## flow/design.v

```verilog
module clk_divider(
    input clk,
    input reset,
    output clk_d
);
    parameter 
		limit = 32'hbaa;  
	 reg [31:0] counter;
	 reg clk_buf;
	 assign clk_d = clk_buf;
    always @ (posedge clk) begin
      if (reset) begin
        counter = 32'h0;
        clk_buf <= 1'b0;
      end
      else begin
        counter = counter + 1;
        if(counter == (limit / 2) ) begin
            clk_buf <= !clk_buf;
            counter = 32'h0;
        end
      end
    end
endmodule
module sinewave_rom_do (
    input [4:0] address,
    output reg [3:0] data
);
    always @ (address) begin
        case (address)
            5'h0: data = 4'h8;
            5'h1: data = 4'h9;
            5'h2: data = 4'hA;
            5'h3: data = 4'hC;
            5'h4: data = 4'hD;
            5'h5: data = 4'hE;
            5'h6: data = 4'hE;
            5'h7: data = 4'hF;
            5'h8: data = 4'hF;
            5'h9: data = 4'hF;
            5'ha: data = 4'hE;
            5'hb: data = 4'hE;
            5'hc: data = 4'hD;
            5'hd: data = 4'hC;
            5'he: data = 4'hA;
            5'hf: data = 4'h9;
            5'h10: data = 4'h7;
            5'h11: data = 4'h6;
            5'h12: data = 4'h5;
            5'h13: data = 4'h3;
            5'h14: data = 4'h2;
            5'h15: data = 4'h1;
            5'h16: data = 4'h1;
            5'h17: data = 4'h0;
            5'h18: data = 4'h0;
            5'h19: data = 4'h0;
            5'h1a: data = 4'h1;
            5'h1b: data = 4'h1;
            5'h1c: data = 4'h2;
            5'h1d: data = 4'h3;
            5'h1e: data = 4'h5;
            5'h1f: data = 4'h6;
            default: data = 4'hX;
        endcase
    end
endmodule
`timescale 1ns / 1ps
module Paddle(
    input btn_left,
    input btn_right,
    input reset,
    input clk,
    input tick,
    output [9:0] pos
    );
	reg [9:0] position;
	assign pos = position;
	always @ (posedge clk) begin
		if(reset)begin
			position <= 10'd270;  
		end
		else if(tick) begin
		if(btn_left && position > 10)begin
			position <= position - 10;
		end
		else if (btn_right && position < 640 - 100 - 10)begin
			position <= position + 10;
		end
		end
	end
endmodule
`timescale 1ns / 1ps
module ball(
	input [9:0] paddle_x,
   	input reset,
   	input start,
   	input clk,
	input tick,
  	output [9:0] x_out,
   	output [9:0] y_out,
	output erase_enable,
	output [5:0] e_pos,
	output reg [2:0] play_sound1,
	output reg [1:0] active_data
   	);
	parameter
		SCREEN_W = 640,
		SCREEN_H = 480,
		BALL_SIZE = 7,
		BLOCK_SPACING_X = 10'd40,
		BLOCK_SPACING_Y = 10'd20,
		FIRST_ROW_Y = 10'd40,
		SECOND_ROW_Y = 10'd90,		
		THIRD_ROW_Y = 10'd140,
		FOURTH_ROW_Y = 10'd190,
		FIFTH_ROW_Y = 10'd240,
		BLOCK_WIDTH = 10'd80,
		BLOCK_HEIGHT = 10'd30;
	reg [9:0] ball_x;	
	reg [9:0] ball_y;
	reg signed [9:0] ball_dx;
	reg signed [9:0] ball_dy;
	reg [9:0] ball_x_q;
	reg [9:0] ball_y_q;
	reg erase_e_q;
	reg [5:0] erase_pos_q;
	reg [2:0] snd;
	reg [1:0] adata;
	assign x_out = ball_x_q;
	assign y_out = ball_y_q;
	reg erase_e;
	reg [5:0] erase_pos;
	reg [5:0] address;
	reg win;
	reg [1:0] active [24:0];
	reg [9:0] temp1;
	reg [9:0] temp2;
	reg [5:0] i;
	reg start_movement;
	assign e_pos = erase_pos_q;
	assign erase_enable = erase_e_q;
	always @ (posedge clk) begin
		ball_x = ball_x_q;
		ball_y = ball_y_q;
		erase_e = erase_e_q;
		erase_pos = erase_pos_q;
		snd = play_sound1;
		adata = active_data;
		if(reset)begin
			ball_x = 10'd270;
			ball_y = 10'd440 - BALL_SIZE;
			ball_dx = -10'd1;
			ball_dy = -10'd1;
			start_movement = 0;
			erase_e = 0;
			address = 6'd0;
			snd = 3'b000;
			for (i = 0; i < 20; i = i + 1) begin
				active[i] = 0;			
			end
		end
		else if(tick) begin
		erase_e = 0;
		if(start)
			start_movement = 1;
		if(!start_movement)begin
			ball_x = paddle_x + BALL_SIZE + 10'd40;
		end
		if(start_movement)begin
			if((ball_x) <= 0 || ball_x >= SCREEN_W - BALL_SIZE)  
			begin
				ball_dx = ball_dx * -1;
			end
			if(ball_y <= 1)  
			begin
				snd = 3'b001;
				ball_dy = ball_dy * -1;
			end
			if(ball_y > SCREEN_H - BALL_SIZE)  
			begin
				snd = 3'b100;
				ball_dy = 0;
			end	
			address = address + 10'd1;
			if(address >= 10'd10)
				address = 10'd0;
				if (address<5) begin
					temp1 = FIRST_ROW_Y;	
					temp2 = BLOCK_SPACING_X + (BLOCK_WIDTH + BLOCK_SPACING_X) *address;			
				end
				else if (address < 10) begin
					temp1 = SECOND_ROW_Y;
					temp2 = BLOCK_SPACING_X + (BLOCK_WIDTH + BLOCK_SPACING_X) *(address-5);
				end
				if(active[address] < 3) begin
					if(
						(ball_y >= temp1  && ball_y <= (temp1 + BLOCK_HEIGHT) )  && 
						(( (ball_x + BALL_SIZE) >= (temp2) && (ball_x - BALL_SIZE) <= temp2 ) 
							||	
							( (ball_x + BALL_SIZE) >= (temp2 + BLOCK_WIDTH) && (ball_x - BALL_SIZE) <= (temp2 + BLOCK_WIDTH) )
							)
					) begin
						erase_e = 1;
						erase_pos = address;
						ball_dx = ball_dx * -1;
						active[address] = active[address] + 1;
						snd = active[address];
						adata = active[address];
					end
					else if ( (ball_x >= temp2 && ball_x <= (temp2 + BLOCK_WIDTH)) && 
					(( (ball_y + BALL_SIZE) >= (temp1) && (ball_y - BALL_SIZE) <= temp1 ) || 
						( (ball_y + BALL_SIZE) >= (temp1 + BLOCK_HEIGHT) && (ball_y - BALL_SIZE) <= (temp1 + BLOCK_HEIGHT) )
					))
					begin
						erase_e = 1;
						erase_pos = address;
						ball_dy = ball_dy * -1;
						active[address] = active[address] + 1;
						snd = active[address];
						adata = active[address];
					end
				end
				if (address<5) begin
					temp1 = THIRD_ROW_Y;	
					temp2 = BLOCK_SPACING_X + (BLOCK_WIDTH + BLOCK_SPACING_X) *(address);			
				end
				else if (address < 10) begin
					temp1 = FOURTH_ROW_Y;
					temp2 = BLOCK_SPACING_X + (BLOCK_WIDTH + BLOCK_SPACING_X) *(address-5);
				end
				if(active[address + 10'd10] < 3) begin
					if(
						(ball_y >= temp1  && ball_y <= (temp1 + BLOCK_HEIGHT) )  && 
						(( (ball_x + BALL_SIZE) >= (temp2) && (ball_x - BALL_SIZE) <= temp2 ) 
							||	
							( (ball_x + BALL_SIZE) >= (temp2 + BLOCK_WIDTH) && (ball_x - BALL_SIZE) <= (temp2 + BLOCK_WIDTH) )
							)
					) begin
						erase_e = 1;
						erase_pos = address + 10'd10;
						ball_dx = ball_dx * -1;
						active[address + 10'd10] = active[address + 10'd10] + 1;
						snd = active[address + 10'd10];
						adata = active[address + 10'd10];
					end
					else if ( (ball_x >= temp2 && ball_x <= (temp2 + BLOCK_WIDTH)) && 
					(( (ball_y + BALL_SIZE) >= (temp1) && (ball_y - BALL_SIZE) <= temp1 ) || 
						( (ball_y + BALL_SIZE) >= (temp1 + BLOCK_HEIGHT) && (ball_y - BALL_SIZE) <= (temp1 + BLOCK_HEIGHT) )
					))
					begin
						erase_e = 1;
						erase_pos = address + 10'd10;
						ball_dy = ball_dy * -1;
						active[address + 10'd10] = active[address + 10'd10] + 1;
						snd = active[address + 10'd10];
						adata = active[address + 10'd10];
					end
				end
			win = 1;
			for (i = 0; i < 20; i = i + 1) begin
					if (active[i] < 3)
						win = 0;
			end
			if( ball_dy > 0 && (ball_x > paddle_x && ball_x < (paddle_x + 100)) && ( ( (ball_y + BALL_SIZE) >= 10'd439 && (ball_y - BALL_SIZE) < 10'd440) ) )  
			begin
				ball_dy = ball_dy * -1;
				snd = 3'b100;
				if ((ball_x < paddle_x + 25 || ball_x > paddle_x + 75) && (ball_dx == 1 || ball_dx == -1)) begin
					ball_dx = ball_dx * 2;
				end
				else if (ball_dx == 2) begin
					ball_dx = 1;
				end
				else if (ball_dx == -2) begin
					ball_dx = -1;
				end
			end
			if (win) begin
				ball_dx = 10'd0;
				ball_dy = 10'd0;
			end
			ball_x = ball_x + ball_dx;
			ball_y = ball_y + ball_dy;
		end
		end
		ball_x_q <= ball_x;
		ball_y_q <= ball_y;
		erase_e_q <= erase_e;
		erase_pos_q <= erase_pos;
		play_sound1 <= snd;
		active_data <= adata;
	end
endmodule
`timescale 1ns / 1ps
module VGA(
   input clk,
   output reg [5:0] RGB,
   output reg hsync,
   output reg vsync,
	output [9:0] hor_count,
	output [9:0] ver_count,
	input [2:0] rgb_in,
	input [9:0] paddle_pos,
	input [9:0] ball_x,
	input [9:0] ball_y,
	input reset,
	input active_write_enable,
	input [5:0] active_position,
	input [1:0] active_data
);
	parameter
		BALL_SIZE = 7,
		BLOCK_SPACING_X = 10'd40,
		BLOCK_WIDTH = 10'd80,
		BLOCK_HEIGHT = 10'd30,
		FIRST_ROW_Y = 10'd40,
		SECOND_ROW_Y = 10'd90,		
		THIRD_ROW_Y = 10'd140,
		FOURTH_ROW_Y = 10'd190,
		FIFTH_ROW_Y = 10'd240;
	reg [9:0] hcount;
	reg [9:0] vcount;
	assign hor_count = hcount;
	assign ver_count = vcount;
	reg [9:0] data_x [19:0];
	reg [9:0] data_y [19:0];
	reg [2:0] active [19:0];
	reg [4:0] i;
	reg [4:0] j;
	reg [5:0] block_colors [24:0];
	always @ (posedge clk) begin
		if(active_write_enable)
			active[active_position] <= active_data;
		if (reset) begin
			for (i = 0; i < 20; i = i + 1) begin
				if(i < 5) begin
					data_x[i] <= BLOCK_SPACING_X + (BLOCK_SPACING_X + BLOCK_WIDTH) * i;
					data_y[i] <= FIRST_ROW_Y;
					block_colors[i] <= 6'b001001;
					active[i] <= 0;
				end
				else if (i < 10) begin
					data_x[i] <= BLOCK_SPACING_X + ((BLOCK_SPACING_X + BLOCK_WIDTH) * (i-5));
					data_y[i] <= SECOND_ROW_Y;					
					block_colors[i] <= 6'b110101;
					active[i] <= 0;
				end
				else if (i < 15) begin
					data_x[i] <= BLOCK_SPACING_X + ((BLOCK_SPACING_X + BLOCK_WIDTH) * (i-10));
					data_y[i] <= THIRD_ROW_Y;					
					block_colors[i] <= 6'b011111;
					active[i] <= 0;
				end
				else if (i < 20) begin
					data_x[i] <= BLOCK_SPACING_X + ((BLOCK_SPACING_X + BLOCK_WIDTH) * (i-15));
					data_y[i] <= FOURTH_ROW_Y;					
					block_colors[i] <= 6'b100101;
					active[i] <= 0;
				end
				else if (i < 25) begin
					data_x[i] <= BLOCK_SPACING_X + ((BLOCK_SPACING_X + BLOCK_WIDTH) * (i-20));
					data_y[i] <= FIFTH_ROW_Y;					
					block_colors[i] <= 6'b000010;
					active[i] <= 0;
				end
			end
		end
	end
    always @ ( posedge clk)
    begin 
      if (reset) begin
        hcount = 0;
        vcount = 0;
        hsync = 1;
        vsync = 1;
        RGB = 6'b000;
      end
      else begin
      if (hcount == 799) begin
            hcount = 0;
            if (vcount == 524) begin
                vcount = 0;
				end
            else begin
                vcount = vcount + 1;
            end
			end
        else begin
            hcount = hcount + 1;
        end
        if (vcount >= 490 && vcount < 492) begin
            vsync = 0;
        end
        else begin
            vsync = 1;
        end
        if (hcount >= 656 && hcount < 752) begin
            hsync = 0;
        end
        else begin
            hsync = 1;
        end
        if (hcount < 640 && vcount < 480) begin
            RGB = 6'b000; 
        		if(vcount >= ball_y && vcount <= (ball_y + BALL_SIZE) 
        			&& hcount >= ball_x && hcount <= (ball_x + BALL_SIZE) )
        			RGB = 6'b111000; 
				if(vcount > 440 && vcount < 450 && 
					hcount > paddle_pos && hcount < paddle_pos + 100)begin 
					RGB = 6'b100001; 
				end
				else begin
				for (j = 0; j < 20; j = j + 1) begin
						if(active[j] != 2'b11 && (vcount >= data_y[j] && vcount <= (data_y[j] + BLOCK_HEIGHT)) 
							&& hcount >= data_x[j] && hcount <= (data_x[j] + BLOCK_WIDTH))
						begin
							RGB = block_colors[j] + active[j] + 6'b000001;
						end
				end
				end
        end
        else begin
            RGB = 6'b000;
        end
      end
    end
endmodule
`timescale 1ns / 1ps
module breakout(
		input clk,
		input reset_button,
		input start_button,
		input left_button,
		input right_button,
		input ball_tick,
		input paddle_tick,
		output [5:0] RGB,
		output hsync,
		output vsync,
		output [3:0] tono
    );
	wire [5:0] rgb;
	wire hs;
	wire vs;
	wire [9:0] hcount; 
	wire [9:0] vcount;
	wire [9:0] paddle_pos;
	wire [9:0] ball_x;
	wire [9:0] ball_y;
	wire erase_enable;
	wire [5:0] erase_pos;	
	Paddle pd(left_button, right_button, reset_button, clk, paddle_tick, paddle_pos);
	wire [2:0] data;
	wire [2:0] play_sound1;
	wire [1:0] active_data;
	ball bola(paddle_pos, reset_button, start_button, clk, ball_tick, ball_x, ball_y, erase_enable, erase_pos, play_sound1, active_data);
	assign data = 3'b000;
	VGA vga(clk, rgb, hs, vs, hcount, vcount, data, paddle_pos, ball_x, ball_y, reset_button, erase_enable, erase_pos, active_data);
	assign RGB = rgb;
	assign hsync = hs;
	assign vsync = vs;
	wire clk_out_do;
	wire clk_out_re;
	wire clk_out_mi;
	wire clk_out_sol;
	clk_divider #(.limit(32'hBAA)) clk_do (
			.clk(clk),
			.reset(reset_button),
			.clk_d(clk_out_do)
	);
	clk_divider #(.limit(32'hA64)) clk_re (
			.clk(clk),
			.reset(reset_button),
			.clk_d(clk_out_re)
	);
	clk_divider #(.limit(32'h941)) clk_mi (
			.clk(clk),
			.reset(reset_button),
			.clk_d(clk_out_mi)
	);
	clk_divider #(.limit(32'h7C9)) clk_sol ( 
			.clk(clk),
			.reset(reset_button),
			.clk_d(clk_out_sol)
	);
	reg [4:0] address_audio;
	reg temp;
	reg temp_prev;
	sinewave_rom_do rom_tono(address_audio, tono);
	always @(posedge clk) 
	begin
		if (reset_button)
			address_audio <= 5'd0;
		else if (temp && !temp_prev)
			address_audio <= address_audio + 1;
	end	
	always @ (posedge clk) begin
		if (reset_button) begin
			temp <= 0;
			temp_prev <= 0;
		end
		else begin
			temp_prev <= temp;
			case(play_sound1)
				3'b001: temp <= clk_out_do;
				3'b010: temp <= clk_out_re;
				3'b011: temp <= clk_out_mi;
				3'b100: temp <= clk_out_sol;
				default: temp <= 0;
			endcase
		end
	end
endmodule
```

## flow/run.sh

```bash
#!/bin/bash
# the make line also repeats each setting of config.mk as NAME=value (left out here)
make -C /OpenROAD-flow-scripts/flow DESIGN_CONFIG=/design/flow/config.mk WORK_HOME=/design/flow/orfs CLKGATE_MAP_FILE= finish
```

## flow/config.mk

```make
export PLATFORM = sky130hd
export DESIGN_NAME = breakout
export DESIGN_NICKNAME = breakout
export VERILOG_FILES = /design/flow/design.v
export SDC_FILE = /design/flow/constraint.sdc
export NUM_CORES = 4
export LEC_CHECK = 0
export ABC_AREA = 1
export CAP_MARGIN = 20
export CORE_MARGIN = 2
export CORE_UTILIZATION = 68
export SLEW_MARGIN = 20
```

## flow/constraint.sdc

```tcl
create_clock -name core_clock -period 12.2 [get_ports {clk}]
set_input_delay 2.4400 -clock core_clock [delete_from_list [all_inputs] [get_ports {clk}]]
set_output_delay 2.4400 -clock core_clock [all_outputs]
set_load 0.01 [all_outputs]
```

==> flow_metrics.py, run 1 <==
# Physical implementation metrics
metrics = {
    "power": {
        "powerSeq_uw": 1420,
        "p_clk_uw": 1300,
        "leakage_uw": 0.0169,
        "power_density_nw_per_um2": 270,
        "switchingPower_uw": 5090,
        "peakVddDrop_mv": 0.343,
        "p_sw_share_pct": 53.6,
        "power_frac_comb_pct": 71.4,
        "power-top-group": "combinational logic",
        "p_comb_uw": 6770,
        "pwr-share-seq_pct": 15.0,
        "intPower_uw": 4400,
        "clkPwrFrac_pct": 13.7,
    },
    "clocking": {
        "h-tree-depth": 2,
        "cts_hold_buf": 0,
        "insertion_delay_ns": 0.59,
        "clkSinkCount": 346,
        "root_buffer": "clkbuf_16",
        "cts_buffers": 42,
        "cts_tree": "yes",
        "clk_pin_slew_worst_paths_ns": 0.06,
        "cts_max_path_buffers": 3,
    },
    "worst_setup_path": {
        "crit_path_frequent_cell": "nand2_1",
        "slowest_stage": "fa_1",
        "r2r-start": "bola.address[1]",
        "r2r_slack_ns": 0.57,
        "crit_required_ns": 12.65,
        "start_kind": "flip-flop",
        "cp.depth": 75,
        "reg2reg_to": "bola.ball_x_q[8]",
        "rr_worst_depth": 75,
        "slowest_delay_ns": 0.50,
        "endpoint_kind": "flip-flop",
        "crit_type": "flip-flop to flip-flop",
        "path_delay_family": "simple AND/OR/NAND/NOR gates",
        "critPathCapture": "bola.ball_x_q[8]",
        "crit_path_max_fanout": 18,
        "critPathLaunch": "bola.address[1]",
        "arrival_ns": 12.08,
        "critPathBufInv": 16,
    },
    "cells_and_area": {
        "fin_util_pct": 75.2,
        "syn_to_final_growth_pct": 8.77,
        "layout.nets": 5330,
        "fill_cells": 3946,
        "fin_area_um2": 35200,
    },
    "detailed_routing": {
        "vias": 32700,
        "ant_nets": 0,
        "vias_per_cell": 5.87,
        "drc": 0,
        "drt_iter0_drc": 3047,
        "dr.pass1.iters": 7,
        "wirelength_um": 93900,
        "routedWlPerCell_um": 16.9,
    },
    "logic_synthesis": {
        "synth-warning-count": 13,
        "top_cell": "nand2_1",
        "compound_area_share_pct": 15.6,
        "ys_sh_xor_pct": 6.97,
        "ys_cells": 4873,
        "edf_count": 27,
        "ff_type": "dfxtp_1",
        "simple_gate_share_pct": 28.6,
        "yosysTopAreaCell": "dfxtp_1",
        "ys_seq_share_pct": 22.3,
        "top_area_share_pct": 19.7,
        "synthArstFlopShare_pct": 0,
        "ys_sh_mux_pct": 0,
        "synth_area_per_cell_um2": 6.64,
        "top_logic_kind": "simple AND/OR/NAND/NOR gates",
        "ys_types": 81,
        "synthTopCellsByCount": "904 x nand2_1, 753 x inv_1, 604 x nor2_1",
        "synth_adder_area_share_pct": 15.7,
        "ys_ff": 346,
        "area_leaders": "dfxtp_1 20%, ha_1 15%, nand2_1 10%, inv_1 8.7%, nor2_1 7.0%",
        "ys_chip_area_um2": 32300,
        "netlist_area_um2": 32300,
        "syn_inst": 4873,
    },
    "place": {
        "hpwl_um": 70800,
        "gp_congestion": 1.04,
        "port_buffers": 18,
        "post_dp_cell_area_um2": 33300,
    },
    "sta": {
        "setup_viol": 0,
        "min_period_ns": 11.63,
        "finalHoldViolCount": 0,
        "fin_crit_sh_pct": 95.3,
        "slew_headroom_pct": 25.8,
        "tightest_slew_ns": 1.10,
        "skew_ns": 0.0271,
        "slew_viol_final": 0,
        "max_freq_ghz": 0.0860,
        "holdWs_ns": 0.449,
    },
    "hold_path": {
        "min_path_cells": 1,
        "min_to": "clk_do.counter[0]",
        "min_from": "clk_do.counter[0]",
        "hp-class": "flip-flop to flip-flop",
    },
    "global_routing": {
        "grt-ovfl-total": 0,
        "antenna_found_initial": 2,
        "grt_pass1_wl_um": 151000,
        "grt_pass1_vias": 30100,
        "grt_max_degree": 84,
        "track_usage_pct": 36.9,
    },
    "run_status": {
        "status": "timing/DRC/antenna clean",
    },
    "floorplanning": {
        "chip_area_um2": 49300,
        "initCoreUtil_pct": 69.2,
        "die_x_um": 222,
        "die_h_um": 222,
        "fp-row-count": 79,
        "core_area_um2": 46800,
        "io_pins": 19,
    },
    "job": {
        "warnings": 87,
        "drv_cap": 0,
    },
}
cell type report:
cell class	instances	area (um2)	area share [%]
Multi-Input combinational cell	3653	22000	62.5
Sequential cell	346	7200	20.5
Inverter	776	2920	8.30
Clock buffer	59	1200	3.40
Timing Repair Buffer	105	888	2.53
Tap cell	607	759	2.16
Clock inverter	19	231	0.658
Antenna cell	1	2.50	0.00711
per-stage QoR:
step	setup slack [ns]	power (uW)	std cells	setup TNS (ns)
5_1_grt	-0.317	10200	5565	-0.937
3_3_place_gp	0.349	7420	5473	0
6_report	0.569	9490	5566	0
4_1_cts	0.0508	8880	5551	0
2_1_floorplan	0.990	5920	4875	0
3_5_place_dp	0.106	7520	5473	0
layer usage:
metal	global-route usage (%)	part of all wire, %	vias up
li1	-	-	16200
met1	48.2	42	14700
met2	60.2	44	1493
met3	5.42	8.9	312
met4	16.6	4.7	2
met5	0	0.014	-
timing repair:
item	in CTS	in global routing
buffers inserted	0	11
gates resized	1	75
gates cloned	0	3
pin swaps	0	17
setup endpoints to repair	1	18
endpoints found under the hold margin	0	0
==> run 2, diff against run 1 <==
Settings changed: CORE_UTILIZATION 68 to 65, CTS_CLUSTER_DIAMETER set to 285.
Clock period 12.2 ns to 18.2 ns, I/O delays scaled along.
==> run 2 against run 1 <==
Global-route usage shrank 1.2 points. Largest cell class unchanged. Hold slack gained 0.0017 ns. Sequential power shrank 33%. Critical endpoint is now bola.ball_x_q[9]. Sequential cell count is the same. Count of clock-buffer cells in the layout shrank 6. Core utilization shrank 5.1 points. Synthesized cell count is the same. Critical path depth shrank 17.
==> flow_metrics.py, run 2 <==
# Physical implementation metrics
metrics = {
    "logic_synthesis": {
        "synth-warning-count": 13,
        "synth_adder_area_share_pct": 15.7,
        "top_area_share_pct": 19.7,
        "yosysTopAreaCell": "dfxtp_1",
        "netlist_area_um2": 32300,
        "area_leaders": "dfxtp_1 20%, ha_1 15%, nand2_1 10%, inv_1 8.7%, nor2_1 7.0%",
        "ff_type": "dfxtp_1",
        "compound_area_share_pct": 15.6,
        "ys_chip_area_um2": 32300,
        "synthArstFlopShare_pct": 0,
        "top_cell": "nand2_1",
        "ys_cells": 4873,
        "synth_area_per_cell_um2": 6.64,
        "simple_gate_share_pct": 28.6,
        "ys_seq_share_pct": 22.3,
        "syn_inst": 4873,
        "ys_ff": 346,
        "edf_count": 27,
        "top_logic_kind": "simple AND/OR/NAND/NOR gates",
        "synthTopCellsByCount": "904 x nand2_1, 753 x inv_1, 604 x nor2_1",
        "ys_sh_mux_pct": 0,
        "ys_sh_xor_pct": 6.97,
        "ys_types": 81,
    },
    "detailed_routing": {
        "ant_nets": 0,
        "vias_per_cell": 5.77,
        "wirelength_um": 93100,
        "routedWlPerCell_um": 16.8,
        "dr.pass1.iters": 9,
        "drc": 0,
        "diodes": 0,
        "drt_iter0_drc": 2825,
        "vias": 32000,
    },
    "clocking": {
        "root_buffer": "clkbuf_16",
        "insertion_delay_ns": 0.59,
        "clk_pin_slew_worst_paths_ns": 0.06,
        "cts_hold_buf": 0,
        "clkSinkCount": 346,
        "cts_buffers": 42,
        "postCtsSetupBuffers": 0,
        "post_cts_resized": 0,
        "h-tree-depth": 2,
        "cts_max_path_buffers": 3,
        "cts_tree": "yes",
    },
    "power": {
        "power_frac_comb_pct": 68.9,
        "clkPwrFrac_pct": 15.1,
        "leakage_uw": 0.0165,
        "peakVddDrop_mv": 0.178,
        "power-top-group": "combinational logic",
        "switchingPower_uw": 3180,
        "power_density_nw_per_um2": 172,
        "pwr-share-seq_pct": 16.1,
        "intPower_uw": 2730,
        "powerSeq_uw": 950,
        "p_clk_uw": 890,
        "p_comb_uw": 4070,
        "p_sw_share_pct": 53.8,
    },
    "sta": {
        "skew_ns": 0.0211,
        "fin_crit_sh_pct": 82.5,
        "finalHoldViolCount": 0,
        "max_freq_ghz": 0.0666,
        "finalSetupTns_ns": 0,
        "tightest_slew_ns": 1.02,
        "slew_viol_final": 0,
        "setup_viol": 0,
        "rsz0062_at_grt": "no",
        "worst_slack_ns": 3.18,
        "slew_headroom_pct": 32.2,
        "min_period_ns": 15.02,
    },
    "global_routing": {
        "grt-ovfl-total": 0,
        "track_usage_pct": 35.7,
        "antenna_found_initial": 0,
        "grt_pass1_vias": 29600,
        "grt_pass1_wl_um": 149000,
        "grt_max_degree": 69,
    },
    "worst_setup_path": {
        "critPathBufInv": 13,
        "reg2reg_to": "bola.ball_x_q[9]",
        "critPathLaunch": "start_button",
        "critPathCapture": "bola.ball_x_q[9]",
        "crit_type": "input port to flip-flop",
        "rr_worst_depth": 85,
        "cp.depth": 58,
        "path_delay_family": "AND-OR/OR-AND gates",
        "r2r-start": "bola.address[0]",
        "slowest_delay_ns": 0.77,
        "r2r_slack_ns": 3.56,
        "start_kind": "input port",
        "crit_path_max_fanout": 48,
        "arrival_ns": 15.50,
        "slowest_stage": "a21oi_1",
        "crit_required_ns": 18.68,
        "crit_path_frequent_cell": "inv_1",
        "endpoint_kind": "flip-flop",
    },
    "run_status": {
        "status": "timing/DRC/antenna clean",
    },
    "job": {
        "warnings": 87,
        "drv_cap": 0,
    },
    "floorplanning": {
        "die_h_um": 227,
        "fp-row-count": 81,
        "chip_area_um2": 51600,
        "die_x_um": 227,
        "initCoreUtil_pct": 65.9,
        "io_pins": 19,
        "core_area_um2": 49100,
    },
    "place": {
        "hpwl_um": 70900,
        "gp_congestion": 1.02,
        "place_ws_ns": 2.92,
        "port_buffers": 18,
    },
    "hold_path": {
        "min_path_cells": 1,
        "hp-class": "flip-flop to flip-flop",
        "min_from": "clk_do.counter[0]",
        "min_to": "clk_do.counter[0]",
    },
    "cells_and_area": {
        "syn_to_final_growth_pct": 6.35,
        "layout.nets": 5258,
    },
}
[run 2: per-layer routing]
metal / GRT usage (%) / up-vias / part of all wire (%)
met5: 0 / - / 0
met4: 16.5 / 0 / 4.8
li1: - / 16000 / -
met3: 5.36 / 265 / 7.7
met1: 46.0 / 14500 / 43
met2: 59.0 / 1237 / 45
[run 2: cell type report]
cell class	instances	area (um2)
Timing Repair Buffer	35	305
Inverter	776	2920
Tap cell	664	831
Sequential cell	346	7200
Clock inverter	21	263
Multi-Input combinational cell	3651	21700
Clock buffer	53	1190
Fill cell	4549	14700
[run 2: per-stage QoR]
step / power, uW / hold WS [ns] / area (um2) / util, % / instances
floorplan: 3970 / 0.417 / 32300 / - / 4875
global placement: 4850 / 0.430 / 32900 / 67.1 / 5472
detailed placement: 4920 / 0.444 / 32900 / 67.1 / 5472
CTS: 5820 / 0.456 / 34400 / 70.1 / 5546
global route: 6450 / 0.484 / 34400 / 70.1 / 5546
finish: 5910 / 0.450 / 34400 / 70.1 / 5546
==> run 3, diff against run 2 <==
Settings changed: ABC_AREA 1 to not set, CORE_UTILIZATION 65 to 58, CTS_CLUSTER_DIAMETER 285 to not set.
Clock period 18.2 ns to 33.2 ns, I/O delays scaled along.
==> run 3 against run 2 <==
Still clean on timing, DRC and antenna. Routed wire length up 11%. Synthesized cell count decreased by 12%. Sequential share of layout area fell by 0.34 points. Final cell count is 9.6% lower. Core utilization fell by 7.7 points. Die area is 13% higher. Sequential power decreased by 46%. Via count about the same. Sequential cell count did not move. Global-route usage shrank 1.5 points. Combinational power decreased by 62%. Highest routed layer is now met5.
==> flow_metrics.py, run 3 <==
# Physical implementation metrics
metrics = {
    "run_status": {
        "status": "timing/DRC/antenna clean",
    },
    "detailed_routing": {
        "vias_per_cell": 6.39,
        "diodes": 0,
        "dr.pass1.iters": 8,
        "drc": 0,
        "vias": 32000,
        "met2_length_um": 44500,
        "wirelength_um": 103000,
        "dr.max_layer_used": "met5",
        "dr_wl_met3_um": 8210,
        "drt_iter0_drc": 2732,
        "wl_met1_um": 46700,
        "routedWlPerCell_um": 20.6,
        "ant_nets": 0,
    },
    "worst_setup_path": {
        "crit_path_max_fanout": 24,
        "endpoint_kind": "flip-flop",
        "slowest_delay_ns": 0.63,
        "start_kind": "input port",
        "crit_type": "input port to flip-flop",
        "r2r_slack_ns": 14.50,
        "r2r-start": "bola.address[0]",
        "critPathLaunch": "start_button",
        "crit_required_ns": 33.69,
        "critPathCapture": "bola.ball_x_q[9]",
        "slowest_stage": "a41o_1",
        "arrival_ns": 20.48,
        "path_delay_family": "AND-OR/OR-AND gates",
        "crit_path_frequent_cell": "a21oi_1",
        "rr_worst_depth": 65,
        "cp.depth": 53,
        "reg2reg_to": "bola.ball_x_q[9]",
        "critPathBufInv": 6,
    },
    "logic_synthesis": {
        "edf_count": 27,
        "ys_ff": 346,
        "top_cell": "nor2_1",
        "ys_types": 117,
        "area_leaders": "dfxtp_1 19%, ha_1 15%, nor2_1 5.9%, xnor2_1 5.1%, nand2_1 4.8%",
        "synth_area_per_cell_um2": 7.64,
        "synth_adder_area_share_pct": 15.5,
        "synthArstFlopShare_pct": 0,
        "ys_chip_area_um2": 32800,
        "netlist_area_um2": 32800,
        "simple_gate_share_pct": 25.1,
        "syn_inst": 4290,
        "synthTopCellsByCount": "512 x nor2_1, 421 x nand2_1, 387 x ha_1",
        "top_area_share_pct": 19.5,
        "ys_sh_xor_pct": 8.68,
        "synth-warning-count": 13,
        "yosysTopAreaCell": "dfxtp_1",
        "ff_type": "dfxtp_1",
        "compound_area_share_pct": 22.5,
        "top_logic_kind": "simple AND/OR/NAND/NOR gates",
        "ys_sh_mux_pct": 1.79,
        "ys_cells": 4290,
        "ys_seq_share_pct": 22.0,
    },
    "sta": {
        "skew_ns": 0.0267,
        "tightest_slew_ns": 1.18,
        "max_freq_ghz": 0.0500,
        "min_period_ns": 19.99,
        "worst_slack_ns": 13.21,
        "fin_crit_sh_pct": 60.2,
        "finalSetupTns_ns": 0,
        "rsz0062_at_grt": "no",
        "finalHoldViolCount": 0,
        "slew_viol_final": 0,
        "setup_viol": 0,
        "slew_headroom_pct": 20.4,
    },
    "floorplanning": {
        "io_pins": 19,
        "initCoreUtil_pct": 58.4,
        "core_area_um2": 56100,
        "chip_area_um2": 58400,
        "die_x_um": 242,
        "die_h_um": 242,
        "fp-row-count": 87,
    },
    "global_routing": {
        "grt-ovfl-total": 0,
        "grt_pass1_wl_um": 164000,
        "grt_pass1_vias": 29500,
        "antenna_found_initial": 4,
        "track_usage_pct": 34.2,
        "grt_max_degree": 73,
    },
    "clocking": {
        "postCtsSetupBuffers": 0,
        "insertion_delay_ns": 0.59,
        "cts_tree": "yes",
        "clk_pin_slew_worst_paths_ns": 0.06,
        "cts_max_path_buffers": 3,
        "clkSinkCount": 346,
        "cts_hold_buf": 0,
        "post_cts_resized": 0,
        "h-tree-depth": 2,
        "root_buffer": "clkbuf_16",
        "cts_buffers": 42,
    },
    "power": {
        "switchingPower_uw": 1220,
        "power-top-group": "combinational logic",
        "pwr-share-seq_pct": 20.2,
        "p_clk_uw": 470,
        "clkPwrFrac_pct": 18.4,
        "leakage_uw": 0.0140,
        "finalPower_uw": 2550,
        "p_sw_share_pct": 48.0,
        "peakVddDrop_mv": 0.106,
        "intPower_uw": 1330,
        "p_comb_uw": 1560,
        "power_frac_comb_pct": 61.4,
        "power_density_nw_per_um2": 72.9,
        "powerSeq_uw": 515,
    },
    "hold_path": {
        "hp-class": "flip-flop to flip-flop",
        "min_path_cells": 1,
        "min_to": "clk_mi.counter[0]",
        "min_from": "clk_mi.counter[0]",
    },
    "cells_and_area": {
        "register_area_um2": 7200,
        "logic_area_um2": 24200,
        "fill_cells": 5155,
        "layout.nets": 4629,
        "syn_to_final_growth_pct": 6.73,
        "fin_area_um2": 35000,
    },
    "place": {
        "hpwl_um": 77500,
        "gp_congestion": 1.05,
        "place_ws_ns": 13.01,
        "port_buffers": 18,
        "post_dp_cell_area_um2": 33500,
    },
    "job": {
        "warnings": 87,
        "drv_cap": 0,
    },
}
run 3: per-layer routing:
| layer | up-vias | global-route usage (%) |
|---|---|---|
| li1 | 15500 | - |
| met1 | 15000 | 48.1 |
| met2 | 1243 | 53.7 |
| met3 | 249 | 4.97 |
| met4 | 4 | 11.7 |
| met5 | - | 0 |
run 3: area by class of cell:
cell class	instances	area share (%)
Sequential cell	346	20.6
Timing Repair Buffer	72	1.67
Clock inverter	17	0.472
Clock buffer	59	3.56
Multi-Input combinational cell	3583	69.1
Inverter	178	1.91
Tap cell	756	2.71
run 3: per-stage QoR:
stage | std cells | hold slack, ns | utilization (%)
2_1_floorplan | 4292 | 0.418 | -
3_3_place_gp | 4934 | 0.428 | 59.8
3_5_place_dp | 4934 | 0.438 | 59.8
4_1_cts | 5010 | 0.451 | 62.4
5_1_grt | 5011 | 0.471 | 62.4
6_report | 5011 | 0.450 | 62.4
==> run 4, diff against run 3 <==
Settings changed: ABC_AREA set to 1, CAP_MARGIN 20 to 5, CORE_UTILIZATION 58 to 72, CTS_CLUSTER_SIZE set to 71, HOLD_SLACK_MARGIN set to 0.29, PLACE_DENSITY_LB_ADDON set to 0.02, SETUP_SLACK_MARGIN set to 1.02.
Clock period 33.2 ns to 12.2 ns, I/O delays scaled along.
==> run 4 against run 3 <==
Synthesized area fell by 1.3%. Routed wire length is 3.4% lower. Design area increased by 3.6%. Die area decreased by 20%. Global-route usage rose by 5.7 points. Power rose to 4.2 times the previous value. First-iteration DRC count grew 48%. Critical path type is now flip-flop to flip-flop.
==> flow_metrics.py, run 4 <==
# Physical implementation metrics
metrics = {
    "run_status": {
        "status": "timing/DRC/antenna clean",
    },
    "worst_setup_path": {
        "critPathLaunch": "bola.address[0]",
        "slowest_delay_ns": 0.51,
        "crit_type": "flip-flop to flip-flop",
        "critPathBufInv": 16,
        "crit_path_frequent_cell": "nand2_1",
        "r2r-start": "bola.address[0]",
        "cp.depth": 87,
        "crit_path_max_fanout": 5,
        "rr_worst_depth": 87,
        "path_delay_family": "simple AND/OR/NAND/NOR gates",
        "arrival_ns": 12.22,
        "endpoint_kind": "flip-flop",
        "slowest_stage": "fa_1",
        "start_kind": "flip-flop",
        "r2r_slack_ns": 0.51,
        "reg2reg_to": "bola.ball_y_q[9]",
        "critPathCapture": "bola.ball_y_q[9]",
        "crit_required_ns": 12.72,
    },
    "detailed_routing": {
        "wirelength_um": 99500,
        "drt_iter0_drc": 4047,
        "routedWlPerCell_um": 17.8,
        "vias": 34200,
        "ant_nets": 0,
        "dr.pass1.iters": 9,
        "vias_per_cell": 6.10,
        "drc": 0,
    },
    "hold_path": {
        "hp-class": "flip-flop to flip-flop",
        "min_to": "clk_mi.counter[0]",
        "min_path_cells": 1,
        "min_from": "clk_mi.counter[0]",
    },
    "power": {
        "p_clk_uw": 1260,
        "power_frac_comb_pct": 74.7,
        "p_comb_uw": 7970,
        "finalPower_uw": 10700,
        "peakVddDrop_mv": 0.351,
        "switchingPower_uw": 5680,
        "p_sw_share_pct": 53.3,
        "power_density_nw_per_um2": 294,
        "leakage_uw": 0.0172,
        "powerSeq_uw": 1440,
        "clkPwrFrac_pct": 11.8,
        "pwr-share-seq_pct": 13.5,
        "power-top-group": "combinational logic",
        "intPower_uw": 4980,
    },
    "logic_synthesis": {
        "ys_sh_mux_pct": 0,
        "synth-warning-count": 13,
        "ys_seq_share_pct": 22.3,
        "yosysTopAreaCell": "dfxtp_1",
        "top_area_share_pct": 19.7,
        "synth_area_per_cell_um2": 6.64,
        "ys_chip_area_um2": 32300,
        "top_cell": "nand2_1",
        "ys_ff": 346,
        "ys_cells": 4873,
        "top_logic_kind": "simple AND/OR/NAND/NOR gates",
        "ys_types": 81,
        "area_leaders": "dfxtp_1 20%, ha_1 15%, nand2_1 10%, inv_1 8.7%, nor2_1 7.0%",
        "simple_gate_share_pct": 28.6,
        "edf_count": 27,
        "ff_type": "dfxtp_1",
        "synthArstFlopShare_pct": 0,
        "synthTopCellsByCount": "904 x nand2_1, 753 x inv_1, 604 x nor2_1",
        "ys_sh_xor_pct": 6.97,
        "netlist_area_um2": 32300,
        "synth_adder_area_share_pct": 15.7,
        "compound_area_share_pct": 15.6,
        "syn_inst": 4873,
    },
    "sta": {
        "finalSetupTns_ns": 0,
        "holdWs_ns": 0.454,
        "finalHoldViolCount": 0,
        "skew_ns": 0.0240,
        "max_freq_ghz": 0.0855,
        "worst_slack_ns": 0.506,
        "slew_headroom_pct": 29.5,
        "slew_viol_final": 0,
        "fin_crit_sh_pct": 95.9,
        "setup_viol": 0,
        "tightest_slew_ns": 1.05,
        "rsz0062_at_grt": "yes",
        "min_period_ns": 11.69,
    },
    "clocking": {
        "h-tree-depth": 2,
        "root_buffer": "clkbuf_16",
        "clkSinkCount": 346,
        "clk_pin_slew_worst_paths_ns": 0.06,
        "cts_buffers": 41,
        "cts_tree": "yes",
        "insertion_delay_ns": 0.61,
        "cts_max_path_buffers": 3,
    },
    "cells_and_area": {
        "register_area_um2": 7200,
        "fill_cells": 3181,
        "logic_area_um2": 22600,
        "syn_to_final_growth_pct": 12.0,
        "layout.nets": 5388,
    },
    "global_routing": {
        "grt-ovfl-total": 0,
        "grt_max_degree": 84,
        "grt_pass1_wl_um": 154000,
        "antenna_found_initial": 2,
        "track_usage_pct": 39.9,
        "grt_pass1_vias": 30900,
    },
    "floorplanning": {
        "fp-row-count": 77,
        "io_pins": 19,
        "die_h_um": 216,
        "core_area_um2": 44300,
        "die_x_um": 216,
        "initCoreUtil_pct": 73.0,
        "chip_area_um2": 46600,
    },
    "job": {
        "warnings": 86,
        "drv_cap": 0,
    },
    "place": {
        "hpwl_um": 70800,
        "place_ws_ns": -0.171,
        "port_buffers": 18,
        "gp_congestion": 1.04,
    },
}
run 4: routing by layer:
layer  GRT usage, %  share of wire [%]
met1           51.2                 39
met2           65.4                 45
met3           7.05                 11
met4           18.0                5.6
met5              0              0.011
run 4: final cells by class:
cell class / count / share of cell area (%)
diodes: 1 / 0.00691
clock buffers: 61 / 3.32
well taps: 592 / 2.05
clock inverters: 14 / 0.446
repair buffers: 162 / 3.87
inverters: 776 / 8.10
flip-flops and latches: 346 / 19.9
multi-input cells: 3655 / 62.3
run 4: repair_timing:
item | in CTS | in global routing
gates cloned | 2 | 5
gates resized | 75 | 160
setup endpoints to repair | 16 | 18
hold buffers | 0 | 0
buffers inserted | 18 | 48
endpoints found under the hold margin | 0 | 0
pin swaps | 14 | 94
run 4: per-stage QoR:
| stage | area (um2) | utilization, % | cells |
|---|---|---|---|
| floorplan | 32300 | - | 4875 |
| global placement | 33300 | 75.1 | 5458 |
| detailed placement | 33300 | 75.1 | 5458 |
| CTS | 35100 | 79.2 | 5553 |
| global route | 36200 | 81.7 | 5607 |
| finish | 36200 | 81.7 | 5607 |
==> run 5, diff against run 4 <==
Settings changed: ABC_AREA 1 to not set, CAP_MARGIN 5 to 20, CELL_PAD_IN_SITES_DETAIL_PLACEMENT set to 0, CELL_PAD_IN_SITES_GLOBAL_PLACEMENT set to 0, CORE_ASPECT_RATIO set to 0.97, CORE_UTILIZATION 72 to 43, CTS_CLUSTER_DIAMETER set to 37, CTS_CLUSTER_SIZE 71 to not set, GPL_ROUTABILITY_DRIVEN set to 0, HOLD_SLACK_MARGIN 0.29 to not set, PLACE_DENSITY_LB_ADDON 0.02 to 0.25, SETUP_SLACK_MARGIN 1.02 to not set.
Clock period 12.2 ns to 38.7 ns, I/O delays scaled along.
==> run 5 against run 4 <==
Highest routed layer is now met4. Sequential cell count unchanged. Critical path depth decreased by 34. Via count is 5.6% lower. Sequential share of layout area down 0.27 points. Count of clock-buffer cells in the layout is 33 higher. Hold slack is essentially flat. Still clean. Clock skew up 0.020 ns. Synthesized area is 1.3% higher. Register-to-register slack improved by 19 ns. Clock power shrank 45%. Largest cell class unchanged.
==> flow_metrics.py, run 5 <==
# Physical implementation metrics
metrics = {
    "run_status": {
        "status": "timing/DRC/antenna clean",
    },
    "logic_synthesis": {
        "ys_ff": 346,
        "top_cell": "nor2_1",
        "top_logic_kind": "simple AND/OR/NAND/NOR gates",
        "area_leaders": "dfxtp_1 19%, ha_1 15%, nor2_1 5.9%, xnor2_1 5.1%, nand2_1 4.8%",
        "ys_sh_mux_pct": 1.79,
        "ys_sh_xor_pct": 8.68,
        "edf_count": 27,
        "synth_area_per_cell_um2": 7.64,
        "yosysTopAreaCell": "dfxtp_1",
        "ys_cells": 4290,
        "synthTopCellsByCount": "512 x nor2_1, 421 x nand2_1, 387 x ha_1",
        "synth_adder_area_share_pct": 15.5,
        "synth-warning-count": 13,
        "ys_types": 117,
        "top_area_share_pct": 19.5,
        "simple_gate_share_pct": 25.1,
        "ys_seq_share_pct": 22.0,
        "syn_inst": 4290,
        "ys_chip_area_um2": 32800,
        "ff_type": "dfxtp_1",
        "synthArstFlopShare_pct": 0,
        "netlist_area_um2": 32800,
        "compound_area_share_pct": 22.5,
    },
    "power": {
        "power_frac_comb_pct": 54.0,
        "pwr-share-seq_pct": 17.8,
        "leakage_uw": 0.0146,
        "p_clk_uw": 697,
        "powerSeq_uw": 442,
        "power-top-group": "combinational logic",
        "finalPower_uw": 2480,
        "p_sw_share_pct": 45.3,
        "power_density_nw_per_um2": 67.6,
        "switchingPower_uw": 1120,
        "peakVddDrop_mv": 0.0449,
        "intPower_uw": 1360,
        "clkPwrFrac_pct": 28.1,
        "p_comb_uw": 1340,
    },
    "sta": {
        "rsz0062_at_grt": "no",
        "max_freq_ghz": 0.0476,
        "finalSetupTns_ns": 0,
        "tightest_slew_ns": 1.21,
        "finalHoldViolCount": 0,
        "skew_ns": 0.0442,
        "fin_crit_sh_pct": 54.3,
        "slew_viol_final": 0,
        "slew_headroom_pct": 18.2,
        "setup_viol": 0,
        "min_period_ns": 21.00,
    },
    "job": {
        "drv_cap": 0,
        "warnings": 85,
    },
    "worst_setup_path": {
        "r2r_slack_ns": 19.86,
        "arrival_ns": 21.54,
        "crit_path_max_fanout": 24,
        "path_delay_family": "AND-OR/OR-AND gates",
        "cp.depth": 53,
        "reg2reg_to": "bola.ball_x_q[9]",
        "endpoint_kind": "flip-flop",
        "critPathLaunch": "start_button",
        "slowest_stage": "a41o_1",
        "crit_path_frequent_cell": "a21oi_1",
        "crit_type": "input port to flip-flop",
        "critPathCapture": "bola.ball_x_q[9]",
        "crit_required_ns": 39.23,
        "r2r-start": "bola.address[0]",
        "slowest_delay_ns": 0.69,
        "critPathBufInv": 6,
        "start_kind": "input port",
        "rr_worst_depth": 64,
    },
    "floorplanning": {
        "die_x_um": 284,
        "fp-row-count": 99,
        "io_pins": 19,
        "chip_area_um2": 78400,
        "die_h_um": 276,
        "core_area_um2": 75300,
        "initCoreUtil_pct": 43.5,
    },
    "hold_path": {
        "min_from": "clk_sol.counter[0]",
        "min_path_cells": 1,
        "min_to": "clk_sol.counter[0]",
        "hp-class": "flip-flop to flip-flop",
    },
    "global_routing": {
        "antenna_found_initial": 2,
        "track_usage_pct": 25.5,
        "grt-ovfl-total": 0,
        "grt_pass1_wl_um": 164000,
        "grt_pass1_vias": 30000,
        "grt_max_degree": 69,
    },
    "detailed_routing": {
        "wirelength_um": 103000,
        "routedWlPerCell_um": 19.3,
        "vias_per_cell": 6.05,
        "drc": 0,
        "vias": 32300,
        "drt_iter0_drc": 3763,
        "diodes": 0,
        "ant_nets": 0,
        "dr.pass1.iters": 12,
    },
    "clocking": {
        "clk_pin_slew_worst_paths_ns": 0.05,
        "insertion_delay_ns": 0.64,
        "cts_tree": "yes",
        "cts_max_path_buffers": 3,
        "postCtsSetupBuffers": 0,
        "root_buffer": "clkbuf_16",
        "post_cts_resized": 0,
        "h-tree-depth": 3,
        "cts_buffers": 80,
        "clkSinkCount": 346,
        "cts_hold_buf": 0,
    },
    "cells_and_area": {
        "layout.nets": 4660,
        "syn_to_final_growth_pct": 11.9,
    },
    "place": {
        "port_buffers": 18,
        "hpwl_um": 75600,
    },
}
[run 5: area by class of cell]
cell class | count | area [um2]
flip-flops and latches | 346 | 7200
repair buffers | 65 | 534
multi-input cells | 3583 | 24200
inverters | 178 | 668
fillers | 7458 | 38600
well taps | 1010 | 1260
clock buffers | 94 | 2180
clock inverters | 56 | 671
[run 5: layer usage]
metal  wire [um]  global-route usage, %  part of all wire (%)  up-vias
met4        3940                   9.31                   3.8        0
met3        8000                   4.74                   7.8      316
met5           0                      0                     0        -
met1       47100                   35.2                    46    15100
li1            -                      -                     -    15600
met2       43800                   39.5                    43     1291
[run 5: through the flow]
step	hold slack, ns	area (um2)	util [%]	setup slack (ns)	std cells
2_1_floorplan	0.418	32800	-	20.71	4292
3_3_place_gp	0.430	33800	44.9	17.95	5182
3_5_place_dp	0.446	33800	44.9	17.48	5182
4_1_cts	0.457	36700	48.7	18.07	5332
5_1_grt	0.480	36700	48.7	16.60	5332
6_report	0.454	36700	48.7	17.70	5332
==> run 6, diff against run 5 <==
Settings changed: ABC_AREA set to 1, CAP_MARGIN 20 to 0, CELL_PAD_IN_SITES_DETAIL_PLACEMENT 0 to not set, CELL_PAD_IN_SITES_GLOBAL_PLACEMENT 0 to not set, CORE_ASPECT_RATIO 0.97 to not set, CORE_UTILIZATION 43 to 72, CTS_CLUSTER_DIAMETER 37 to not set, CTS_CLUSTER_SIZE set to 10, GPL_ROUTABILITY_DRIVEN 0 to not set, HOLD_SLACK_MARGIN set to 0.29, PLACE_DENSITY_LB_ADDON 0.25 to 0.12, SETUP_SLACK_MARGIN set to 0.94.
Clock period 38.7 ns to 12.5 ns, I/O delays scaled along.
==> run 6 against run 5 <==
Still clean on timing, DRC and antenna. Sequential cell count unchanged. Sequential power increased to 3.2 times the previous value. Combinational power increased to 5.6 times the previous value. Worst setup slack worse by 17 ns. Via count up 7.1%. Non-clock buffer count is 92 higher. Synthesized area decreased by 1.3%. Power grew to 4.0 times the previous value. First-iteration DRC count grew 11%. Routed wire length is 1.3% lower. Clock skew fell by 0.016 ns. Final cell count is 4.7% higher. Critical path type is now flip-flop to flip-flop. Largest cell class unchanged. Largest power group unchanged.
==> flow_metrics.py, run 6 <==
# Physical implementation metrics
metrics = {
    "worst_setup_path": {
        "critPathLaunch": "bola.address[0]",
        "critPathCapture": "bola.ball_x_q[8]",
        "crit_path_max_fanout": 8,
        "r2r-start": "bola.address[0]",
        "slowest_stage": "fa_1",
        "crit_type": "flip-flop to flip-flop",
        "reg2reg_to": "bola.ball_x_q[8]",
        "crit_path_frequent_cell": "nand2_1",
        "critPathBufInv": 12,
        "rr_worst_depth": 77,
        "cp.depth": 77,
        "slowest_delay_ns": 0.52,
        "endpoint_kind": "flip-flop",
        "crit_required_ns": 13.00,
        "start_kind": "flip-flop",
        "path_delay_family": "simple AND/OR/NAND/NOR gates",
        "r2r_slack_ns": 0.89,
        "arrival_ns": 12.11,
    },
    "power": {
        "power-top-group": "combinational logic",
        "peakVddDrop_mv": 0.284,
        "finalPower_uw": 10000,
        "p_clk_uw": 1110,
        "p_sw_share_pct": 54.1,
        "leakage_uw": 0.0171,
        "pwr-share-seq_pct": 14.0,
        "p_comb_uw": 7480,
        "power_density_nw_per_um2": 278,
        "clkPwrFrac_pct": 11.1,
        "power_frac_comb_pct": 74.9,
        "switchingPower_uw": 5410,
        "powerSeq_uw": 1400,
        "intPower_uw": 4590,
    },
    "detailed_routing": {
        "vias_per_cell": 6.19,
        "routedWlPerCell_um": 18.2,
        "drt_iter0_drc": 4165,
        "dr.pass1.iters": 8,
        "wirelength_um": 102000,
        "vias": 34600,
        "ant_nets": 0,
        "drc": 0,
        "diodes": 0,
    },
    "place": {
        "dp.cells": 5440,
        "post_dp_cell_area_um2": 33200,
        "port_buffers": 18,
        "hpwl_um": 70800,
        "gp_congestion": 1.04,
    },
    "cells_and_area": {
        "layout.nets": 5382,
        "fin_area_um2": 36000,
        "layout.cells.non_filler": 5582,
        "syn_to_final_growth_pct": 11.3,
    },
    "clocking": {
        "h-tree-depth": 2,
        "cts_tree": "yes",
        "insertion_delay_ns": 0.59,
        "cts_hold_buf": 0,
        "cts_buffers": 42,
        "cts_max_path_buffers": 3,
        "clkSinkCount": 346,
        "clk_pin_slew_worst_paths_ns": 0.06,
        "root_buffer": "clkbuf_16",
    },
    "hold_path": {
        "min_from": "clk_do.counter[0]",
        "min_path_cells": 1,
        "min_to": "clk_do.counter[0]",
        "hp-class": "flip-flop to flip-flop",
    },
    "global_routing": {
        "grt_pass1_vias": 31500,
        "grt_max_degree": 72,
        "grt-ovfl-total": 0,
        "antenna_found_initial": 0,
        "grt_pass1_wl_um": 155000,
        "track_usage_pct": 40.2,
    },
    "logic_synthesis": {
        "top_cell": "nand2_1",
        "edf_count": 27,
        "compound_area_share_pct": 15.6,
        "synth_adder_area_share_pct": 15.7,
        "ys_sh_mux_pct": 0,
        "ys_types": 81,
        "top_logic_kind": "simple AND/OR/NAND/NOR gates",
        "synth-warning-count": 13,
        "simple_gate_share_pct": 28.6,
        "netlist_area_um2": 32300,
        "ys_chip_area_um2": 32300,
        "ys_cells": 4873,
        "synth_area_per_cell_um2": 6.64,
        "syn_inst": 4873,
        "ys_ff": 346,
        "ys_sh_xor_pct": 6.97,
        "synthArstFlopShare_pct": 0,
        "yosysTopAreaCell": "dfxtp_1",
        "ys_seq_share_pct": 22.3,
        "synthTopCellsByCount": "904 x nand2_1, 753 x inv_1, 604 x nor2_1",
        "area_leaders": "dfxtp_1 20%, ha_1 15%, nand2_1 10%, inv_1 8.7%, nor2_1 7.0%",
        "top_area_share_pct": 19.7,
        "ff_type": "dfxtp_1",
    },
    "floorplanning": {
        "core_area_um2": 44300,
        "initCoreUtil_pct": 73.0,
        "die_h_um": 216,
        "chip_area_um2": 46600,
        "die_x_um": 216,
        "fp-row-count": 77,
        "io_pins": 19,
    },
    "run_status": {
        "status": "timing/DRC/antenna clean",
    },
    "sta": {
        "fin_crit_sh_pct": 92.9,
        "max_freq_ghz": 0.0861,
        "slew_headroom_pct": 27.9,
        "slew_viol_final": 0,
        "tightest_slew_ns": 1.08,
        "setup_viol": 0,
        "skew_ns": 0.0279,
        "min_period_ns": 11.61,
        "finalHoldViolCount": 0,
        "rsz0062_at_grt": "yes",
    },
    "job": {
        "warnings": 87,
        "drv_cap": 0,
    },
}
run 6: per-layer routing:
layer	global-route usage (%)	share of wire, %
met1	49.7	39
met4	21.3	6.7
met3	6.78	10
met5	0	0
met2	67.0	45
run 6: per-stage QoR:
step | setup slack, ns | util (%) | TNS, ns | hold slack [ns]
floorplan | 1.23 | - | 0 | 0.417
global placement | 0.0224 | 74.8 | 0 | 0.431
detailed placement | -0.159 | 74.8 | -0.159 | 0.436
CTS | 0.938 | 78.5 | 0 | 0.448
global route | 0.405 | 81.2 | 0 | 0.480
finish | 0.891 | 81.2 | 0 | 0.442
run 6: what timing repair did:
item                                    CTS  global route
pin swaps                                11            92
endpoints found under the setup margin   17            18
buffers inserted                         18            60
endpoints found under the hold margin     0             0
cloned                                    2             4
resized                                  69           170
run 6: cell type report:
class | count | area, um2
Clock inverter | 7 | 87.6
Clock buffer | 51 | 1100
Tap cell | 592 | 741
Sequential cell | 346 | 7210
Inverter | 776 | 2950
Fill cell | 3200 | 8320
Timing Repair Buffer | 157 | 1390
Multi-Input combinational cell | 3653 | 22500
==> run 7, diff against run 6 <==
Settings changed: ABC_AREA 1 to not set, CAP_MARGIN 0 to 20, CELL_PAD_IN_SITES_DETAIL_PLACEMENT set to 0, CELL_PAD_IN_SITES_GLOBAL_PLACEMENT set to 1, CORE_ASPECT_RATIO set to 0.97, CORE_UTILIZATION 72 to 58, CTS_CLUSTER_DIAMETER set to 37, CTS_CLUSTER_SIZE 10 to not set, GPL_ROUTABILITY_DRIVEN set to 0, HOLD_SLACK_MARGIN 0.29 to not set, PLACE_DENSITY_LB_ADDON 0.12 to 0.2, SETUP_SLACK_MARGIN 0.94 to not set.
Clock period 12.5 ns to 21.4 ns, I/O delays scaled along.
==> run 7 against run 6 <==
First-iteration DRC count is 21% lower. Sequential cell count stayed put. Sequential power down 43%. Final cell count shrank 9.6%. Global-route usage fell by 6.1 points. Synthesized cell count fell by 12%. Largest cell class unchanged. Largest power group unchanged.
==> flow_metrics.py, run 7 <==
# Physical implementation metrics
metrics = {
    "clocking": {
        "clk_pin_slew_worst_paths_ns": 0.05,
        "cts_max_path_buffers": 3,
        "insertion_delay_ns": 0.63,
        "h-tree-depth": 3,
        "postCtsSetupBuffers": 0,
        "cts_hold_buf": 0,
        "cts_tree": "yes",
        "post_cts_resized": 0,
        "root_buffer": "clkbuf_16",
        "clkSinkCount": 346,
        "cts_buffers": 72,
    },
    "logic_synthesis": {
        "top_area_share_pct": 19.5,
        "synthTopCellsByCount": "512 x nor2_1, 421 x nand2_1, 387 x ha_1",
        "yosysTopAreaCell": "dfxtp_1",
        "top_cell": "nor2_1",
        "top_logic_kind": "simple AND/OR/NAND/NOR gates",
        "synth-warning-count": 13,
        "ys_sh_mux_pct": 1.79,
        "ys_types": 117,
        "syn_inst": 4290,
        "ys_chip_area_um2": 32800,
        "compound_area_share_pct": 22.5,
        "synth_area_per_cell_um2": 7.64,
        "simple_gate_share_pct": 25.1,
        "area_leaders": "dfxtp_1 19%, ha_1 15%, nor2_1 5.9%, xnor2_1 5.1%, nand2_1 4.8%",
        "ys_cells": 4290,
        "ys_ff": 346,
        "ys_seq_share_pct": 22.0,
        "ys_sh_xor_pct": 8.68,
        "synth_adder_area_share_pct": 15.5,
        "ff_type": "dfxtp_1",
        "edf_count": 27,
        "netlist_area_um2": 32800,
        "synthArstFlopShare_pct": 0,
    },
    "place": {
        "hpwl_um": 74700,
        "port_buffers": 18,
        "place_ws_ns": 3.48,
        "post_dp_cell_area_um2": 33500,
        "dp.cells": 4913,
    },
    "floorplanning": {
        "fp-row-count": 85,
        "io_pins": 19,
        "die_h_um": 238,
        "chip_area_um2": 58400,
        "core_area_um2": 55600,
        "die_x_um": 245,
        "initCoreUtil_pct": 58.9,
    },
    "power": {
        "p_comb_uw": 2430,
        "peakVddDrop_mv": 0.109,
        "finalPower_uw": 4360,
        "leakage_uw": 0.0145,
        "powerSeq_uw": 791,
        "p_clk_uw": 1150,
        "clkPwrFrac_pct": 26.3,
        "power-top-group": "combinational logic",
        "pwr-share-seq_pct": 18.1,
        "switchingPower_uw": 1990,
        "intPower_uw": 2370,
        "p_sw_share_pct": 45.6,
        "power_frac_comb_pct": 55.6,
        "power_density_nw_per_um2": 121,
    },
    "global_routing": {
        "grt-ovfl-total": 0,
        "grt_max_degree": 79,
        "grt_pass1_wl_um": 162000,
        "antenna_found_initial": 0,
        "grt_pass1_vias": 30000,
        "track_usage_pct": 34.1,
    },
    "worst_setup_path": {
        "crit_type": "flip-flop to flip-flop",
        "start_kind": "flip-flop",
        "cp.depth": 66,
        "reg2reg_to": "bola.ball_x_q[9]",
        "critPathCapture": "bola.ball_x_q[9]",
        "slowest_stage": "o21ai_0",
        "crit_required_ns": 21.93,
        "path_delay_family": "AND-OR/OR-AND gates",
        "critPathLaunch": "bola.address[0]",
        "arrival_ns": 19.09,
        "critPathBufInv": 8,
        "r2r_slack_ns": 2.84,
        "crit_path_frequent_cell": "ha_1",
        "endpoint_kind": "flip-flop",
        "slowest_delay_ns": 0.78,
        "r2r-start": "bola.address[0]",
        "crit_path_max_fanout": 15,
        "rr_worst_depth": 66,
    },
    "sta": {
        "slew_headroom_pct": 26.0,
        "setup_viol": 0,
        "rsz0062_at_grt": "no",
        "fin_crit_sh_pct": 86.7,
        "finalHoldViolCount": 0,
        "tightest_slew_ns": 1.10,
        "worst_slack_ns": 2.84,
        "slew_viol_final": 0,
        "skew_ns": 0.0354,
        "max_freq_ghz": 0.0539,
        "min_period_ns": 18.56,
        "finalSetupTns_ns": 0,
    },
    "detailed_routing": {
        "drt_iter0_drc": 3282,
        "ant_nets": 0,
        "wirelength_um": 102000,
        "vias": 32500,
        "drc": 0,
        "vias_per_cell": 6.44,
        "diodes": 0,
        "dr.pass1.iters": 11,
        "routedWlPerCell_um": 20.2,
    },
    "cells_and_area": {
        "syn_to_final_growth_pct": 9.90,
        "fin_area_um2": 36000,
        "layout.nets": 4654,
        "fill_cells": 5076,
        "layout.cells.non_filler": 5044,
    },
    "hold_path": {
        "min_path_cells": 1,
        "min_from": "clk_sol.counter[0]",
        "hp-class": "flip-flop to flip-flop",
        "min_to": "clk_sol.counter[0]",
    },
    "run_status": {
        "status": "timing/DRC/antenna clean",
    },
    "job": {
        "warnings": 85,
        "drv_cap": 0,
    },
}
==> run 7: per-layer routing <==
metal  global-route usage [%]  share of wire, %
met2                     51.8                42
met1                     46.1                43
met5                        0                 0
met3                     7.69               9.7
met4                     14.7               4.6
==> run 7: through the flow <==
step           utilization (%)  hold slack, ns
4_1_cts                   64.7           0.456
5_1_grt                   64.7           0.476
3_3_place_gp              60.2           0.431
2_1_floorplan                -           0.418
6_report                  64.7           0.459
3_5_place_dp              60.2           0.449
==> run 7: cell type report <==
class / count / area, um2 / area share, %
Multi-Input combinational cell: 3583 / 24200 / 67.1
Sequential cell: 346 / 7200 / 20.0
Clock buffer: 88 / 1950 / 5.43
Tap cell: 739 / 925 / 2.57
Inverter: 178 / 668 / 1.86
Timing Repair Buffer: 67 / 549 / 1.53
Clock inverter: 43 / 544 / 1.51
==> run 8, diff against run 7 <==
Settings changed: CELL_PAD_IN_SITES_DETAIL_PLACEMENT 0 to not set, CELL_PAD_IN_SITES_GLOBAL_PLACEMENT 1 to not set, CORE_ASPECT_RATIO 0.97 to not set, CORE_MARGIN 2 to 3, CORE_UTILIZATION 58 to 40, CTS_CLUSTER_DIAMETER 37 to not set, CTS_CLUSTER_SIZE set to 72, PLACE_DENSITY_LB_ADDON 0.2 to not set, SETUP_SLACK_MARGIN set to 1.11.
Clock period 21.4 ns to 40.0 ns, I/O delays scaled along.
==> run 8 against run 7 <==
Core utilization decreased by 21 points. Synthesized cell count unchanged. Sequential share of layout area increased by 0.44 points. Still clean on timing, DRC and antenna. Largest cell class unchanged. Clock skew increased by 0.0032 ns. Count of clock-buffer cells in the layout decreased by 35. Design area decreased by 2.2%. Sequential power decreased by 46%. Critical path depth decreased by 13. Routed wire length increased by 1.1%. Power decreased by 52%.
==> flow_metrics.py, run 8 <==
# Physical implementation metrics
metrics = {
    "clocking": {
        "h-tree-depth": 2,
        "postCtsSetupBuffers": 0,
        "clkSinkCount": 346,
        "root_buffer": "clkbuf_16",
        "post_cts_resized": 0,
        "cts_hold_buf": 0,
        "clk_pin_slew_worst_paths_ns": 0.06,
        "insertion_delay_ns": 0.61,
        "cts_buffers": 43,
        "cts_max_path_buffers": 3,
        "cts_tree": "yes",
    },
    "logic_synthesis": {
        "ys_sh_mux_pct": 1.79,
        "synth_adder_area_share_pct": 15.5,
        "synthTopCellsByCount": "512 x nor2_1, 421 x nand2_1, 387 x ha_1",
        "syn_inst": 4290,
        "synth-warning-count": 13,
        "yosysTopAreaCell": "dfxtp_1",
        "simple_gate_share_pct": 25.1,
        "top_logic_kind": "simple AND/OR/NAND/NOR gates",
        "synth_area_per_cell_um2": 7.64,
        "area_leaders": "dfxtp_1 19%, ha_1 15%, nor2_1 5.9%, xnor2_1 5.1%, nand2_1 4.8%",
        "top_area_share_pct": 19.5,
        "ys_chip_area_um2": 32800,
        "synthArstFlopShare_pct": 0,
        "ys_cells": 4290,
        "compound_area_share_pct": 22.5,
        "netlist_area_um2": 32800,
        "top_cell": "nor2_1",
        "ff_type": "dfxtp_1",
        "ys_ff": 346,
        "edf_count": 27,
        "ys_sh_xor_pct": 8.68,
        "ys_types": 117,
        "ys_seq_share_pct": 22.0,
    },
    "detailed_routing": {
        "vias": 31800,
        "wirelength_um": 103000,
        "routedWlPerCell_um": 19.4,
        "drt_iter0_drc": 2842,
        "ant_nets": 0,
        "dr.pass1.iters": 6,
        "drc": 0,
        "vias_per_cell": 5.99,
    },
    "worst_setup_path": {
        "crit_path_max_fanout": 24,
        "slowest_delay_ns": 0.67,
        "critPathLaunch": "start_button",
        "crit_path_frequent_cell": "a21oi_1",
        "rr_worst_depth": 67,
        "crit_required_ns": 40.50,
        "r2r_slack_ns": 21.30,
        "cp.depth": 53,
        "start_kind": "input port",
        "path_delay_family": "AND-OR/OR-AND gates",
        "critPathBufInv": 6,
        "critPathCapture": "bola.ball_x_q[9]",
        "reg2reg_to": "bola.ball_x_q[9]",
        "crit_type": "input port to flip-flop",
        "arrival_ns": 21.87,
        "endpoint_kind": "flip-flop",
        "r2r-start": "bola.address[0]",
        "slowest_stage": "a41o_1",
    },
    "global_routing": {
        "grtUsageMet2_pct": 37.0,
        "grt_use_met1_pct": 32.2,
        "gr-usage-met3_pct": 3.89,
        "grt_pass1_vias": 29700,
        "track_usage_pct": 23.4,
        "grt_max_degree": 63,
        "busiest_layer": "met2",
        "grt-ovfl-total": 0,
        "grt_pass1_wl_um": 165000,
        "antenna_found_initial": 1,
    },
    "power": {
        "power_frac_comb_pct": 62.0,
        "p_clk_uw": 374,
        "pwr-share-seq_pct": 20.3,
        "power_density_nw_per_um2": 59.7,
        "p_sw_share_pct": 48.4,
        "leakage_uw": 0.0139,
        "peakVddDrop_mv": 0.0369,
        "power-top-group": "combinational logic",
        "intPower_uw": 1090,
        "powerSeq_uw": 426,
        "clkPwrFrac_pct": 17.8,
        "switchingPower_uw": 1020,
        "p_comb_uw": 1300,
    },
    "floorplanning": {
        "core_area_um2": 80800,
        "die_h_um": 292,
        "die_x_um": 292,
        "io_pins": 19,
        "chip_area_um2": 85400,
        "initCoreUtil_pct": 40.5,
        "fp-row-count": 104,
    },
    "sta": {
        "finalSetupTns_ns": 0,
        "setup_viol": 0,
        "finalHoldViolCount": 0,
        "max_freq_ghz": 0.0468,
        "slew_viol_final": 0,
        "slew_headroom_pct": 27.5,
        "fin_crit_sh_pct": 53.4,
        "min_period_ns": 21.38,
        "rsz0062_at_grt": "no",
        "tightest_slew_ns": 1.07,
        "skew_ns": 0.0385,
    },
    "hold_path": {
        "hp-class": "flip-flop to flip-flop",
        "min_from": "clk_mi.counter[0]",
        "min_to": "clk_mi.counter[0]",
        "min_path_cells": 1,
    },
    "cells_and_area": {
        "layout.cells.non_filler": 5309,
        "fill_cells": 8220,
        "layout.nets": 4626,
        "syn_to_final_growth_pct": 7.52,
    },
    "job": {
        "drv_cap": 0,
        "warnings": 85,
    },
    "run_status": {
        "status": "timing/DRC/antenna clean",
    },
    "place": {
        "port_buffers": 18,
        "dp.cells": 5234,
        "hpwl_um": 77100,
    },
}
-- run 8: layout make-up --
cell class	count	area (um2)	share of cell area, %
Clock inverter	20	181	0.515
Inverter	178	668	1.90
Sequential cell	346	7200	20.4
Multi-Input combinational cell	3583	24200	68.6
Tap cell	1060	1330	3.77
Timing Repair Buffer	68	557	1.58
Antenna cell	1	2.50	0.00710
Clock buffer	53	1130	3.22
-- run 8: through the flow --
step	cell area, um2	setup WS [ns]	utilization, %	power [uW]	hold slack (ns)
after global placement	33900	18.95	41.9	1700	0.429
after CTS	35200	18.95	43.6	2090	0.448
final	35200	18.62	43.6	2100	0.445
after detailed placement	33900	18.36	41.9	1710	0.435
after global routing	35200	17.48	43.6	2280	0.474
after floorplan	32800	21.75	-	1370	0.418
-- run 8: routing by layer --
metal	vias to the layer above	wire, um
li1	15500	-
met1	14900	47100
met2	1121	44700
met3	285	7420
met4	2	3700
met5	-	7
No activity file was given, so power comes from the tool's default toggle rates.
